==> job 3095: inputs <==
==> flow/design.v <==
module i2c_master(dout,sda,scl,sda_drv,scl_drv,done,ack_err,busy,clk,rst,din,newd,addr,op);
input clk,rst,op,newd;
input [7:0] din;
input [6:0] addr;
output [7:0] dout;
input sda;
input scl;
output sda_drv;
output scl_drv;
output reg done, ack_err, busy;
parameter sys_freq = 40000000; 
parameter i2c_freq = 100000; 
parameter clk_count4 = sys_freq / i2c_freq;
parameter clk_count1 = clk_count4/4;
reg sda_t, scl_t, scl_en;
reg r_scl;
reg [1:0] pulse;
integer count1;
always @(posedge clk) begin
	if(rst) begin
		pulse <= 0;
		count1 <= 0;
	end
	else if(busy == 0) begin
		pulse <= 0;
		count1 <= 0;
	end
	else if(count1 == clk_count1-1) begin
		pulse <= 1;
		count1 <= count1+1;
	end
	else if(count1 == clk_count1*2-1) begin
		pulse <= 2;
		count1 <= count1+1;
	end
	else if(count1 == clk_count1*3-1) begin
		pulse <= 3;
		count1 <= count1+1;
	end
	else if(count1 == clk_count1*4-1) begin
		pulse <= 0;
		count1 <= 0;
	end
	else begin
		count1 <= count1 + 1;
	end
end
typedef enum logic [3:0]
		  {IDLE = 4'd0, 
		  START = 4'd1, 
		  WRITE_ADD = 4'd2, 
		  ACK_1 = 4'd3, 
		  WRITE_DATA = 4'd4, 
		  ACK_2 = 4'd5, 
		  STOP = 4'd6, 
		  MASTER_NACK = 4'd7,
		  READ_DATA = 4'd8} state_type;
state_type state;
reg [7:0] tx_data, rx_data;
reg [7:0] add;
reg sda_en, r_ack;
reg [3:0] bit_count;
always@(posedge clk) begin
	if(rst) begin
		state <= IDLE;
		bit_count <= 0;
		sda_t <= 0;
		scl_t <= 0;
		scl_en <= 1;
		tx_data <= 0;
		add <= 0;
		ack_err <= 0;
		busy <= 0;
		done <= 0;
		sda_en <= 0;
		r_ack <= 0;
		rx_data <= 0;
		r_scl <= 0;
	end
	else
		case(state) 
			IDLE: begin
				done <= 0;
				if(newd) begin
					state <= START;
					tx_data <= din;
					add <= {addr,op};
					busy <= 1;
					ack_err <= 0;
				end
				else begin
					state <= IDLE;
					tx_data <= 0;
					add <= 0;
					busy <= 0;
					ack_err <= 0;
				end
			end
			START: begin
				sda_en <= 1'b1;
				case(pulse)
					0: begin sda_t <= 1'b1; scl_t <= 1; end
					1: begin sda_t <= 1'b1; scl_t <= 1; end
					2: begin sda_t <= 1'b0; scl_t <= 1; end
					3: begin sda_t <= 1'b0; scl_t <= 1; end
				endcase
				if(count1 == clk_count1*4-1) begin
					sda_en <= 1;
					state <= WRITE_ADD;
					scl_t <= 0;
				end
				else begin
					state <= START;
				end
			end 
			WRITE_ADD: begin
				if(bit_count<=7) begin
					case(pulse) 
					0: begin scl_t <= 0; sda_t <= 1'b0; end
					1: begin scl_t <= 0; sda_t <= add[7-bit_count]; end
					2: begin scl_t <= 1;  end
					3: begin scl_t <= 1;  end
					endcase
					if(count1 == clk_count1*4-1) begin
						bit_count <= bit_count + 1;
						scl_t <= 0;
						state <= WRITE_ADD;
					end
					else begin
						state <= WRITE_ADD;
					end
				end
				else begin
					bit_count <= 0;
					state <= ACK_1;
					scl_t <= 0;
					sda_en <= 0;
				end
			end
			ACK_1: begin
				sda_en <= 0;
				case(pulse) 
					0: begin 
						scl_en <= 0;  
						if(count1 == 20)
							r_scl <= scl;
						else 	
							r_scl <= r_scl;
					end
					1: begin 
						scl_en <= 1;
						sda_t<= 1'b0; r_ack <= sda;
						scl_t <= (r_scl == 1'b1) ? 1'b0: 1'b0;
					end
					2: begin 
						scl_en <= 1;
						scl_t <= (r_scl == 1'b1) ? 1'b1: 1'b0;
					end
					3: begin 
						scl_en <= 1;
						scl_t <= (r_scl == 1'b1) ? 1'b1: 1'b0;
					end
				endcase
				if(count1 == clk_count1*4-1) begin
					if(r_scl == 1'b0) 
						state <= ACK_1;
					else if(r_ack == 0 && add[0] == 0) begin
						state <= WRITE_DATA;
						sda_en <= 1;
						scl_t <= 0;
						bit_count <= 0;
					end
					else if(r_ack == 0 && add[0] == 1) begin
						state <= READ_DATA;
						sda_en <= 0;
						scl_t <= 0;
						bit_count <= 0;
					end
					else begin
						state <= STOP;
						sda_en <= 1;
						ack_err <= 1;
					end
				end
				else begin
					state <= ACK_1;
				end
			end
			WRITE_DATA: begin
				sda_en <= 1'b1;
				if(bit_count <= 7) begin
					case(pulse) 
						0: begin scl_t <= 0; sda_t <= 1'b0; end
						1: begin scl_t <= 0; sda_t <= tx_data[7-bit_count]; end
						2: begin scl_t <= 1;  end
						3: begin scl_t <= 1;  end
					endcase
					if(count1 == clk_count1*4-1) begin
						bit_count <= bit_count + 1;
						state <= WRITE_DATA;
						scl_t <= 0;
					end
					else 
						state <= WRITE_DATA;
				end
				else begin
					state <= ACK_2;
					bit_count <= 0;
					sda_en <= 0;
				end
			end
			READ_DATA: begin
				sda_en <= 0;
				if(bit_count <= 7) begin
					case(pulse) 
						0: begin scl_t <= 0; sda_t <= 1'b0; end
						1: begin scl_t <= 0; sda_t <= 1'b0;end
						2: begin scl_t <= 1; rx_data <= (count1 == 200)?{rx_data[6:0],sda}: rx_data; end
						3: begin scl_t <= 1;  end
					endcase
					if(count1 == clk_count1*4-1) begin
						bit_count <= bit_count + 1;
						state <= READ_DATA;
						scl_t <= 0;
					end
					else 
						state <= READ_DATA;
				end
				else begin
					state <= MASTER_NACK;
					bit_count <= 0;
					sda_en <= 1;
				end
			end
			ACK_2: begin
				sda_en <= 0;
				case(pulse) 
					0: begin scl_t <= 0; sda_t <= 1'b0; end
					1: begin scl_t <= 0; sda_t <= 1'b0;end
					2: begin scl_t <= 1; sda_t<= 1'b0; r_ack <= 0; end
					3: begin scl_t <= 1;  end
				endcase
				if(count1 == clk_count1*4-1) begin
					scl_t <= 1;
					sda_t <= 0;
					if(r_ack == 0) begin
						state <= STOP;
						sda_en <= 1;
					end
					else begin
						state <= STOP;
						sda_en <= 1;
						ack_err <= 1;
					end
				end
				else begin
					state <= ACK_2;
				end
			end
			MASTER_NACK: begin
				sda_en <= 1;
				case(pulse) 
					0: begin scl_t <= 0; sda_t <= 1'b1; end
					1: begin scl_t <= 0; sda_t <= 1'b1; end
					2: begin scl_t <= 1; sda_t <= 1'b1; end
					3: begin scl_t <= 1; sda_t <= 1'b1; end
				endcase
				if(count1== clk_count1*4-1) begin
					scl_t <= 1;
					sda_t <= 0;
					state <= STOP;
				end
				else 
					state <= MASTER_NACK;
			end
			STOP: begin
				case(pulse) 
					0: begin scl_t <= 1; sda_t <= 1'b0; end
					1: begin scl_t <= 1; sda_t <= 1'b0; end
					2: begin scl_t <= 1; sda_t <= 1'b1; end
					3: begin scl_t <= 1; sda_t <= 1'b1; end
				endcase
				if(count1== clk_count1*4-1) begin
					state <= IDLE;
					done <= 1;
					busy <= 0;
					sda_en <= 1;
					scl_t <= 0;
				end
				else 
					state <= STOP;
			end
		endcase
end
assign sda_drv = (sda_en)?(sda_t==1'b0)?1'b0:1'b1:1'b1;
assign scl_drv = (scl_en==1'b1) ? scl_t : 1'b1;
assign dout = rx_data;
endmodule
module i2c_Slave(scl,sda,sda_drv,scl_drv,ack_err,clk,rst,stretch,done);
input scl,clk,rst,stretch;
input sda;
output sda_drv, scl_drv;
output reg done,ack_err;
reg sda_en,sda_t,scl_t,scl_en;
parameter sys_freq = 40000000;
parameter i2c_freq = 100000;  
parameter clk_count4 = sys_freq/i2c_freq;
parameter clk_count1 = clk_count4/4;
integer count1,i;
reg [1:0] pulse;
reg [7:0] mem[128];
reg busy;
reg [7:0] din,dout;
reg r_mem,w_mem;
reg [6:0] addr;
reg [7:0] r_addr;
always@(posedge clk) begin
	if(rst) begin
		for(i = 0;i<128;i=i+1) 
			mem[i] <= i;
		dout <= 8'b0;
	end
	else if(r_mem == 1'b1)
		dout <= mem[addr];
	else if(w_mem == 1'b1)
		mem[addr] <= din;
end
always@(posedge clk) begin
	if(rst) begin
		pulse <= 0;
		count1 <= 0;
	end
	else if(busy == 1'b0) begin
		pulse <= 2;
		count1 <= 202;
	end
	else if(count1 == clk_count1-1)begin
		pulse <= 1;
		count1 <= count1 + 1;
    end
	else if(count1 == clk_count1*2-1)begin
		pulse <= 2;
		count1 <= count1 + 1;
    end
	else if(count1 == clk_count1*3-1)begin
		pulse <= 3;
		count1 <= count1 + 1;
    end
	else if(count1 == clk_count1*4-1) begin
		pulse <= 0;
		count1 <= 0;
	end
	else begin
		count1 <= count1 + 1;
	end
end
typedef enum logic [3:0] {idle = 0, read_addr = 1, send_ack1 = 2, send_data = 3, master_ack = 4, read_data = 5, send_ack2 = 6, wait_p = 7, detect_stop = 8,wait_stretch = 9} state_type;
state_type state;
reg [3:0] bitcnt;
reg r_ack;
always@(posedge clk) begin
	if(rst) begin
		state <= idle;
		bitcnt <= 0;
		busy <= 0;
		din <= 8'd0;
		done <= 0;
		ack_err <= 0;
		sda_en <= 0;
		sda_t <= 0;
		r_mem <= 0;
		r_addr <= 0;
		addr <= 0;
		scl_t <= 0;
		scl_en <= 0;
		w_mem <= 0;
		r_ack <= 0;
	end
	else begin
		case(state) 
			idle: begin
				done <= 0;
				sda_en <= 1'b0;
				scl_en <= 0;
				if(sda == 1'b0 && scl == 1'b1) begin
					state <= wait_p;
					busy <= 1;
				end
				else 
					state <= idle;
			end
			wait_p: begin
				if(pulse == 2'b11 && count1 == 399) begin
					state <= read_addr;
				end
				else 
					state <= wait_p;
			end
			read_addr: begin
				sda_en <= 0;
				if(bitcnt <= 7) begin
					case(pulse)
						0: begin end
						1: begin end
						2: begin r_addr <= (count1==200)?{r_addr[6:0],sda}:r_addr; end
						3: begin end
					endcase
					if(count1 == clk_count1*4-1) begin
						bitcnt <= bitcnt + 1;
						state <= read_addr;
					end
					else 
						state <= read_addr;
			     end
					else begin
						if(stretch == 1'b1) begin
							state <= wait_stretch;
							bitcnt <= 0;
							scl_en <= 1;
							addr <= r_addr[7:1];
						end
						else begin
							state <= send_ack1;
							bitcnt <= 0;
							sda_en <= 1;
							scl_en <= 0;
							addr <= r_addr[7:1];
						end
					end
			end
			wait_stretch: begin
				case(pulse) 
					0: begin 
						scl_en <= 1;
						scl_t <= 0;
					end
					1: begin 
					   scl_en <= 1;
					   scl_t <= 0;
					 end
					2: begin scl_en <= 0;end
					3: begin end
				endcase
				if(count1 == clk_count1*4-1) begin
						if(stretch == 1'b1)
							state <= wait_stretch;
						else begin
							state <= send_ack1;
							scl_en <= 1'b0;
							sda_en <= 1'b1;
						end
					end
					else 
					   state <= wait_stretch;
			end
			send_ack1: begin
				sda_en <= 1;
				case(pulse)
					0: begin sda_t <= 0; scl_en <= 1; scl_t <= 1; end
					1: begin scl_en <= 0; end
					2: begin end
					3: begin end
				endcase
				if(count1 == clk_count1*4-1) begin
					if(r_addr[0] == 1'b0) begin
						state <= read_data;
						r_mem <= 1'b0;
					end
					else begin
						state <= send_data;
						r_mem <= 1'b1;
					end
				end
				else 
					state <= send_ack1;
			end
			send_data: begin
				sda_en <= 1;
				if(bitcnt <= 7) begin
					r_mem <= 0;
					case(pulse)
					0: begin end
					1: begin sda_t <= (count1==100)?dout[7-bitcnt] : sda_t; end
					2: begin end
					3: begin end
					endcase
					if(count1 == clk_count1*4-1) begin
						bitcnt<= bitcnt + 1;
						state <= send_data;
					end
					else begin
						state <= send_data;
					end
				end
				else begin
					state <= master_ack;
					bitcnt <= 0;
					sda_en <= 0;
				end
			end
			read_data: begin
				sda_en <= 0;
				if(bitcnt<= 7) begin
					case(pulse)
					0: begin end
					1: begin end
					2: begin din <=(count1==200)?{din[6:0],sda}:din; end
					3: begin end
					endcase
					if(count1 == clk_count1*4-1) begin
						state<= read_data;
						bitcnt <= bitcnt + 1;
					end
					else	
						state <= read_data;
				end
				else begin
					state <= send_ack2;
					bitcnt <= 0;
					sda_en <= 1;
					w_mem <= 1;
				end
			end
			send_ack2: begin
			sda_en <= 1;
				case(pulse)
					0: begin sda_t <= 0; end
					1: begin w_mem <= 0; end
					2: begin end
					3: begin end
				endcase
				if(count1 == clk_count1*4-1) begin
					state <= detect_stop;
					sda_en <= 0;
				end
				else 
					state <= send_ack2;
			end
			master_ack: begin
				case(pulse)
					0: begin end
					1: begin end
					2: begin r_ack <=(count1==200)?sda:r_ack; end
					3: begin end
				endcase
				if(count1 == clk_count1*4-1) begin
					if(r_ack == 1'b1) begin
						state <= detect_stop;
						sda_en <= 0;
						ack_err <= 1;
					end
					else begin
						state <= detect_stop;
						sda_en <= 0;
						ack_err <= 0;
					end
				end
				else 
					state <= master_ack;
			end
			detect_stop: begin
				sda_en <= 0;
				if(count1 == 399 && pulse == 2'b11) begin
					state <= idle;
					done <= 1;
					busy <= 0;
				end
				else 
					state <= detect_stop;
			end
			default: state <= idle;
		endcase
	end
end
assign sda_drv = (sda_en==1'b1)?sda_t:1'b1;
assign scl_drv = (scl_en == 1'b1) ? scl_t: 1'b1;
endmodule
`timescale 1ns / 1ps
module i2c_top(
input clk, rst, newd, op, stretch,
input [6:0] addr,
input [7:0] din,
output [7:0] dout,
output busy,ack_err,
output done,
output sda, scl
);
wire ack_errm, ack_errs;
wire sda_m, scl_m, sda_s, scl_s;
i2c_master master (dout,sda,scl,sda_m,scl_m,done,ack_errm,busy,clk,rst,din,newd,addr,op);
i2c_Slave slave (.clk(clk),.rst(rst),.stretch(stretch),.sda(sda),.scl(scl),.sda_drv(sda_s),.scl_drv(scl_s),.ack_err(ack_errs),.done() );
assign sda = sda_m & sda_s;
assign scl = scl_m & scl_s;
assign ack_err = ack_errs | ack_errm;
endmodule
==> flow/run.sh <==
#!/bin/bash
# the make line also repeats each setting of config.mk as NAME=value (left out here)
make -C /OpenROAD-flow-scripts/flow DESIGN_CONFIG=/design/flow/config.mk WORK_HOME=/design/flow/orfs CLKGATE_MAP_FILE= finish
==> flow/config.mk <==
export PLATFORM = sky130hd
export DESIGN_NAME = i2c_top
export DESIGN_NICKNAME = i2c_top
export VERILOG_FILES = /design/flow/design.v
export SDC_FILE = /design/flow/constraint.sdc
export NUM_CORES = 4
export LEC_CHECK = 0
export ABC_AREA = 1
export CAP_MARGIN = 20
export CELL_PAD_IN_SITES_DETAIL_PLACEMENT = 2
export CORE_MARGIN = 2
export CORE_UTILIZATION = 66
export CTS_CLUSTER_SIZE = 29
export GPL_ROUTABILITY_DRIVEN = 0
export GPL_TIMING_DRIVEN = 0
export HOLD_SLACK_MARGIN = 0.29
export MIN_ROUTING_LAYER = met2
export SLEW_MARGIN = 20
export TNS_END_PERCENT = 55
==> flow/constraint.sdc <==
create_clock -name core_clock -period 6.8 [get_ports {clk}]
set_input_delay 1.3600 -clock core_clock [delete_from_list [all_inputs] [get_ports {clk}]]
set_output_delay 1.3600 -clock core_clock [all_outputs]
set_load 0.01 [all_outputs]
==> job 2634 (differences from job 3095) <==
==> flow/config.mk (replaced) <==
export PLATFORM = sky130hd
export DESIGN_NAME = i2c_top
export DESIGN_NICKNAME = i2c_top
export VERILOG_FILES = /design/flow/design.v
export SDC_FILE = /design/flow/constraint.sdc
export NUM_CORES = 4
export LEC_CHECK = 0
export ABC_AREA = 1
export CAP_MARGIN = 40
export CORE_MARGIN = 2
export CORE_UTILIZATION = 72
export CTS_CLUSTER_DIAMETER = 376
export CTS_CLUSTER_SIZE = 15
export SLEW_MARGIN = 20
==> flow/constraint.sdc (replaced) <==
create_clock -name core_clock -period 6.05 [get_ports {clk}]
set_input_delay 1.2100 -clock core_clock [delete_from_list [all_inputs] [get_ports {clk}]]
set_output_delay 1.2100 -clock core_clock [all_outputs]
set_load 0.01 [all_outputs]
==> job 5702 (differences from job 3095) <==
==> flow/config.mk (replaced) <==
export PLATFORM = sky130hd
export DESIGN_NAME = i2c_top
export DESIGN_NICKNAME = i2c_top
export VERILOG_FILES = /design/flow/design.v
export SDC_FILE = /design/flow/constraint.sdc
export NUM_CORES = 4
export LEC_CHECK = 0
export CAP_MARGIN = 20
export CORE_MARGIN = 2
export CORE_UTILIZATION = 22
export HOLD_SLACK_MARGIN = 0.29
export SLEW_MARGIN = 20
==> flow/constraint.sdc (replaced) <==
create_clock -name core_clock -period 10.0 [get_ports {clk}]
set_input_delay 2.0000 -clock core_clock [delete_from_list [all_inputs] [get_ports {clk}]]
set_output_delay 2.0000 -clock core_clock [all_outputs]
set_load 0.01 [all_outputs]
==> results.py <==
# Synthesis and PnR figures
metrics = {
    "logic_synthesis": {
        "synth_nets": 4582,
        "yosysChipArea_um2": 55900,
        "ys_cells": 4555,
        "muxShareOfSynthArea_pct": 8.34,
        "area_leaders": "edfxtp_1 (55%), dfxtp_1 (6.2%), or3_1 (4.9%)",
    },
    "floorplan": {
        "die_x_um": 508,
        "core_area_um2": 253000,
        "dieArea_um2": 258000,
    },
    "outcome": {
        "outcome": "no timing/DRC/antenna violations",
    },
}
That was job 5702.
==> results.py <==
# Generated from Yosys and OpenROAD reports
metrics = {
    "outcome": {
        "outcome": "aborted with a tool error",
        "stop_stage": "3_5_place_dp",
        "error": "[ERROR DPL-0033] detailed placement checks failed during check placement.",
    },
    "floorplan": {
        "core_area_um2": 86300,
        "die_x_um": 298,
    },
    "logic_synthesis": {
        "muxShareOfSynthArea_pct": 0,
        "area_leaders": "edfxtp_1 (54%), nand2_1 (21%), dfxtp_1 (6.0%)",
        "synth_nets": 6789,
        "ys_cells": 6762,
        "yosysChipArea_um2": 57200,
    },
}
That was job 3095.
==> results.py <==
# Synthesis and PnR figures
metrics = {
    "outcome": {
        "outcome": "no timing/DRC/antenna violations",
    },
    "logic_synthesis": {
        "synthDistinctLibCells": 54,
        "muxShareOfSynthArea_pct": 0,
        "ys_cells": 6762,
        "synth_nets": 6789,
    },
    "floorplan": {
        "dieArea_um2": 81800,
        "die_x_um": 286,
        "core_area_um2": 78900,
    },
    "final_timing": {
        "hold_violations": 0,
    },
}
That was job 2634.
